Setup of job 6151:
Design alu, start of the top module:
module alu #(
	parameter DATA_WIDTH = 32,
	parameter INST_WIDTH = 4
)(
	input                   i_clk,
	input                   i_rst_n,
	input  [DATA_WIDTH-1:0] i_data_a,
	input  [DATA_WIDTH-1:0] i_data_b,
	input  [INST_WIDTH-1:0] i_inst,
	input                   i_valid,
	output [DATA_WIDTH-1:0] o_data,
	output                  o_overflow,
	output                  o_valid
);
Size: about 5000 cells after synthesis, ~110 I/O pins, roughly 40000 sq um of cells after synthesis.
clock: 12.9 ns
lec_check: 0
cap_margin: 0
cell_pad_in_sites_global_placement: 0
core_margin: 10
core_utilization: 64
cts_cluster_diameter: 342
cts_cluster_size: 95
gpl_timing_driven: 1
hold_slack_margin: -0.08
place_density_lb_addon: 0.23
slew_margin: 10
tns_end_percent: 25
run.sh (not shown) runs the stock make flow with config.mk's settings and CLKGATE_MAP_FILE=.
In summary, job 6151 completed successfully, with a layout that passed the timing, design-rule and antenna checks.
[inputs] job 4764 vs job 6151
- a change of CTS_CLUSTER_DIAMETER from 342 to 332
- a change of PLACE_DENSITY_LB_ADDON from 0.23 to 0.29
- an added SETUP_SLACK_MARGIN of -0.61
- a change of CORE_MARGIN from 10 to 7
- a change of SLEW_MARGIN from 10 to 5
- a change of CELL_PAD_IN_SITES_GLOBAL_PLACEMENT from 0 to 1
- a change of CORE_UTILIZATION from 64 to 57
- a change of CAP_MARGIN from 0 to 20
- a change of GPL_TIMING_DRIVEN from 1 to 0
- a deleted HOLD_SLACK_MARGIN that had been -0.08
Results
Job 4764 finished all stages; layout check result: FAIL, due to negative setup slack. Summary of job 4764 over job 6151: timing-limited maximum frequency now sits lower, non-clock buffer count picked up an extra 156, period utilization went up, first-iteration DRC count grew by 687. Taking job 6151 as the reference, in job 4764 worst-case hold slack has decreased, routed length on met3 went up 5400 microns.
Inputs modified between job 4764 and job 3721:
- GPL_ROUTABILITY_DRIVEN: unset -> 0
- PLACE_DENSITY_LB_ADDON: 0.29 -> 0.23
- ABC_AREA: unset -> 1
- CAP_MARGIN: 20 -> 0
- CORE_UTILIZATION: 57 -> 64
- GPL_TIMING_DRIVEN: 0 -> 1
- CELL_PAD_IN_SITES_DETAIL_PLACEMENT: unset -> 1
- CORE_MARGIN: 7 -> 3
- HOLD_SLACK_MARGIN: unset -> -0.08
- CORE_ASPECT_RATIO: unset -> 1.07
- CTS_CLUSTER_DIAMETER: 332 -> 342
- SLEW_MARGIN: 5 -> 10
- SETUP_SLACK_MARGIN: -0.61 -> -0.69
- CELL_PAD_IN_SITES_GLOBAL_PLACEMENT: 1 -> 0
Notes after the runs:
- Higher number of input and output port buffers inserted goes to job 3721 over job 4764.
- Comparing job 4764 and job 3721, the higher chip width is on job 4764.
- Note that the area after synthesis recorded for job 3721 amounts to 1.14 times the value seen in job 4764.
- On per-instance average area after synthesis, the lower figure sits with job 3721, not job 4764.
- Of job 4764 and job 3721, only job 3721 never reached the final stage.
- Status: job 3721 FAILED at 3_5_place_dp (tool error)
- For the adder and majority gate portion of the synthesized area, job 3721 came in 7.1 points lower than job 4764 did.
Here is what was changed in the inputs of job 752 compared with job 3721.
- MAX_ROUTING_LAYER now met4, previously not set
- GPL_TIMING_DRIVEN now 0, was 1
- GPL_ROUTABILITY_DRIVEN now 1, was 0
Notes after the runs:
- Not one of job 3721 and job 752 finished clean.
- Job 752: aborted in 3_5_place_dp (tool error)
- Job 3721 did not finish: a tool error stopped it during 3_5_place_dp.
- Total of flip-flops plus latches after synthesis: job 3721 vs job 752 identical
- Synthesized area: job 752 vs job 3721 identical
- Reported for job 3721 and job 752, placeable core region turned out identical to the last digit.
- As far as number of enable flip-flop cells goes, job 752 and job 3721 are indistinguishable; the numbers are identical.
Input changes introduced in job 6616 (baseline for comparison: job 752):
- removing MAX_ROUTING_LAYER (formerly met4)
- removing GPL_ROUTABILITY_DRIVEN (formerly 1)
- removing CELL_PAD_IN_SITES_DETAIL_PLACEMENT (formerly 1)
- changing CORE_MARGIN from 3 to 5
- removing ABC_AREA (formerly 1)
- removing SETUP_SLACK_MARGIN (formerly -0.69)
- removing CORE_ASPECT_RATIO (formerly 1.07)
Notes after the runs:
Job 6616: flow complete, layout not clean; failing: max-capacitance violations, max-slew violations, negative setup slack. Job 752 has a higher number of cells in Yosys stat than job 6616. Number of core rows was lower in job 6616 than in job 752. [compare] base=job 752 new=job 6616: netlist area before placement now smaller, part of the Yosys area used for sequential elements now larger, synthesized flop and latch total comparable, die area now smaller. NOTE: multiplexer share of the synthesized area in job 6616 exceeds that of job 752. Looking only at xor and xnor area share after synthesis, and setting everything else aside, the higher value of job 6616 and job 752 goes to job 6616. | adder-cell area share of the yosys netlist | job 6616 vs job 752 | 7.1 points higher |. Going from job 752 to job 6616, post-synth area from yosys stat now sits lower, synthesized cell count lost 1790.
